==> build 78 <==
==> flow/design.v (excerpt) <==
module top(clk, rst_n, in, valid_in, last_in, out, valid_out, last_out, ready);
clock: 3.52 ns
lec_check: 0
abc_area: 1
cap_margin: 20
core_margin: 2
core_utilization: 62
cts_cluster_diameter: 371
slew_margin: 20
run.sh (not shown) runs the stock make flow with config.mk's settings and CLKGATE_MAP_FILE=.
==> build 51 (differences from build 78) <==
--- a/flow/config.mk
+++ b/flow/config.mk
@@ -8,6 +8,14 @@
 export ABC_AREA = 1
-export CAP_MARGIN = 20
+export CAP_MARGIN = 15
+export CELL_PAD_IN_SITES_GLOBAL_PLACEMENT = 1
+export CORE_ASPECT_RATIO = 1.68
 export CORE_MARGIN = 2
-export CORE_UTILIZATION = 62
-export CTS_CLUSTER_DIAMETER = 371
-export SLEW_MARGIN = 20
+export CORE_UTILIZATION = 57
+export CTS_CLUSTER_DIAMETER = 196
+export GPL_ROUTABILITY_DRIVEN = 0
+export GPL_TIMING_DRIVEN = 0
+export MAX_ROUTING_LAYER = met4
+export MIN_ROUTING_LAYER = met1
+export PLACE_DENSITY_LB_ADDON = 0.09
+export SETUP_SLACK_MARGIN = 1.01
+export SLEW_MARGIN = 25
==> flow/constraint.sdc (replaced) <==
create_clock -name core_clock -period 11.0 [get_ports {clk}]
set_input_delay 2.2000 -clock core_clock [delete_from_list [all_inputs] [get_ports {clk}]]
set_output_delay 2.2000 -clock core_clock [all_outputs]
set_load 0.01 [all_outputs]
==> summary of the runs <==
Build 51 completed with no timing, DRC or antenna violations. Build 78 completed, yet does not pass: negative setup slack. Between build 78 and build 51, the lower non-clock buffer count is in build 51 (gap 416). Of build 78 and build 51, build 51 has the higher worst setup slack (gap 4.5 ns). In synthesized cell count, build 78 and build 51 do not differ. In build 78 the die area is smaller than in build 51, by 8.0%. Against build 51, the via count of build 78 is higher by about 3.4%. Between build 51 and build 78, the lower clock-buffer cell count is in build 51 (gap 22).
==> figures <==
Status: build 51 no timing/DRC/antenna violations; build 78 finished with violations
Violated checks: build 51 -; build 78 negative setup slack
Number of buffers on the longest clock path: build 51 4; build 78 3
Sequential power: build 51 0.00903 W; build 78 0.0282 W
Final-layout non-clock buffer area share: build 51 0.05217; build 78 0.1017
Normalized max-slew margin: build 51 0.1769; build 78 0.2921
Initial drt markers: build 51 7,663; build 78 9,449
Setup repair after global routing missed its margin: build 51 false; build 78 true
Sequential fraction of design power: build 51 0.563; build 78 0.536
Worst hold-check path type: build 51 register to register; build 78 input pin to register
Placeable core region: build 51 0.1681 sq mm; build 78 0.1542 sq mm
Data required, critical path: build 51 8.80 ns; build 78 4.08 ns
Measured slew at the worst slew-check pin: build 51 1.229 ns; build 78 1.059 ns
Met2 track demand over resource in global routing: build 51 0.6558; build 78 0.6049

==> branch delta: inputs <==
top again, from the RTL that the note above started with.
==> flow/config.mk <==
export PLATFORM = sky130hd
export DESIGN_NAME = top
export DESIGN_NICKNAME = top
export VERILOG_FILES = /design/flow/design.v
export SDC_FILE = /design/flow/constraint.sdc
export NUM_CORES = 4
export LEC_CHECK = 0
export CAP_MARGIN = 20
export CORE_MARGIN = 2
export CORE_UTILIZATION = 72
export PLACE_DENSITY_LB_ADDON = 0.0
export SETUP_SLACK_MARGIN = 1.21
export SLEW_MARGIN = 20
==> flow/constraint.sdc <==
create_clock -name core_clock -period 4.15 [get_ports {clk}]
set_input_delay 0.8300 -clock core_clock [delete_from_list [all_inputs] [get_ports {clk}]]
set_output_delay 0.8300 -clock core_clock [all_outputs]
set_load 0.01 [all_outputs]
==> inputs of branch quartz, as changes to branch delta <==
--- a/flow/config.mk
+++ b/flow/config.mk
@@ -8,6 +8,5 @@
 export CAP_MARGIN = 20
 export CORE_MARGIN = 2
-export CORE_UTILIZATION = 72
-export PLACE_DENSITY_LB_ADDON = 0.0
-export SETUP_SLACK_MARGIN = 1.21
+export CORE_UTILIZATION = 40
+export SETUP_SLACK_MARGIN = 0.25
 export SLEW_MARGIN = 20
==> flow/constraint.sdc (replaced) <==
create_clock -name core_clock -period 6.17 [get_ports {clk}]
set_input_delay 1.2340 -clock core_clock [delete_from_list [all_inputs] [get_ports {clk}]]
set_output_delay 1.2340 -clock core_clock [all_outputs]
set_load 0.01 [all_outputs]
==> notes <==
Branch delta finished but fails on negative setup slack. Branch quartz passed the timing, DRC and antenna checks. Area after synthesis is the same in branch quartz and branch delta. Against branch delta, the clock power of branch quartz is lower by about 26%. Between branch delta and branch quartz, the lower die size is in branch delta (gap 44%, measured against branch quartz). In branch delta the sequential power is higher than in branch quartz, by about 50%.

==> v20 <==
Starting RTL as in the previous note.
make LEC_CHECK=0 ABC_AREA=1 CAP_MARGIN=0 CORE_MARGIN=2 CORE_UTILIZATION=72 CTS_CLUSTER_DIAMETER=212 CTS_CLUSTER_SIZE=15 PLACE_DENSITY=0.38 SETUP_SLACK_MARGIN=-0.34 SLEW_MARGIN=20 finish   # period 3.45 ns
==> v38: changes against v20 <==
==> flow/config.mk (replaced) <==
export PLATFORM = sky130hd
export DESIGN_NAME = top
export DESIGN_NICKNAME = top
export VERILOG_FILES = /design/flow/design.v
export SDC_FILE = /design/flow/constraint.sdc
export NUM_CORES = 4
export LEC_CHECK = 0
export CAP_MARGIN = 20
export CORE_MARGIN = 2
export CORE_UTILIZATION = 71
export CTS_CLUSTER_DIAMETER = 212
export SLEW_MARGIN = 20
==> flow/constraint.sdc (replaced) <==
create_clock -name core_clock -period 5.41 [get_ports {clk}]
set_input_delay 1.0820 -clock core_clock [delete_from_list [all_inputs] [get_ports {clk}]]
set_output_delay 1.0820 -clock core_clock [all_outputs]
set_load 0.01 [all_outputs]
==> v26: changes against v20 <==
==> flow/config.mk (replaced) <==
export PLATFORM = sky130hd
export DESIGN_NAME = top
export DESIGN_NICKNAME = top
export VERILOG_FILES = /design/flow/design.v
export SDC_FILE = /design/flow/constraint.sdc
export NUM_CORES = 4
export LEC_CHECK = 0
export CAP_MARGIN = 10
export CORE_MARGIN = 2
export CORE_UTILIZATION = 72
export CTS_CLUSTER_SIZE = 100
export PLACE_DENSITY_LB_ADDON = 0.0
export SETUP_SLACK_MARGIN = 1.21
export SLEW_MARGIN = 20
export TNS_END_PERCENT = 5
==> flow/constraint.sdc (replaced) <==
create_clock -name core_clock -period 4.15 [get_ports {clk}]
set_input_delay 0.8300 -clock core_clock [delete_from_list [all_inputs] [get_ports {clk}]]
set_output_delay 0.8300 -clock core_clock [all_outputs]
set_load 0.01 [all_outputs]
==> qor summary <==
| metric | v38 | v20 | v26 |
|---|---|---|---|
| Outcome | no timing/DRC/antenna violations | finished with violations | finished with violations |
| Reasons for failing layout checks | - | negative setup slack | negative setup slack |
| Antenna violations before repair | 3 | 10 | 8 |
| Power density relative to cell area | 320 nW/um2 | 422 nW/um2 | 400 nW/um2 |
| Smallest hold slack | 0.470 ns | 0.299 ns | 0.420 ns |
| ANT cells | 0 | 2 | 7 |
| Int Power | 26.8 mW | 38.1 mW | 34.9 mW |
| Net switching fraction of the power | 20.7% | 19.8% | 21.3% |
| Count of vias placed by the detailed router | 53000 | 74400 | 58400 |
| Routed wire length on met3 | 28400 um | 38300 um | 37400 um |
| Reported net switching power | 6.98 mW | 9.42 mW | 9.44 mW |
| Worst Hold Launch | tw0.buff[26]$_SDFFE_PN0P_ | rst_n | rst_n |
| Setup repair after global routing missed its margin | no | yes | yes |
| Type of the tightest min-delay check | flop to flop | input port to flop | input port to flop |
| Top cell type's share of synthesized area | 66.5% | 64.8% | 66.5% |
| Mux share of post-synthesis cell area | 16.8% | 0.0104% | 16.8% |
| Post-layout utilization of the core | 80.2% | 84.5% | 85.6% |
| Data arrival time of the critical path | 5.81 ns | 4.61 ns | 5.35 ns |
| Pin count of the biggest net entering global routing | 102 | 75 | 102 |
| Worst skew pair latency | 0.86 ns | 0.83 ns | 0.87 ns |
| Grt met1 use | 50.5% | 53.9% | 55.7% |
| Post-CTS Setup Bufs | 0 | 6 | 42 |
| Count of tool warnings | 41 | 41 | 44 |
No activity file was given, so power comes from the tool's default toggle rates.
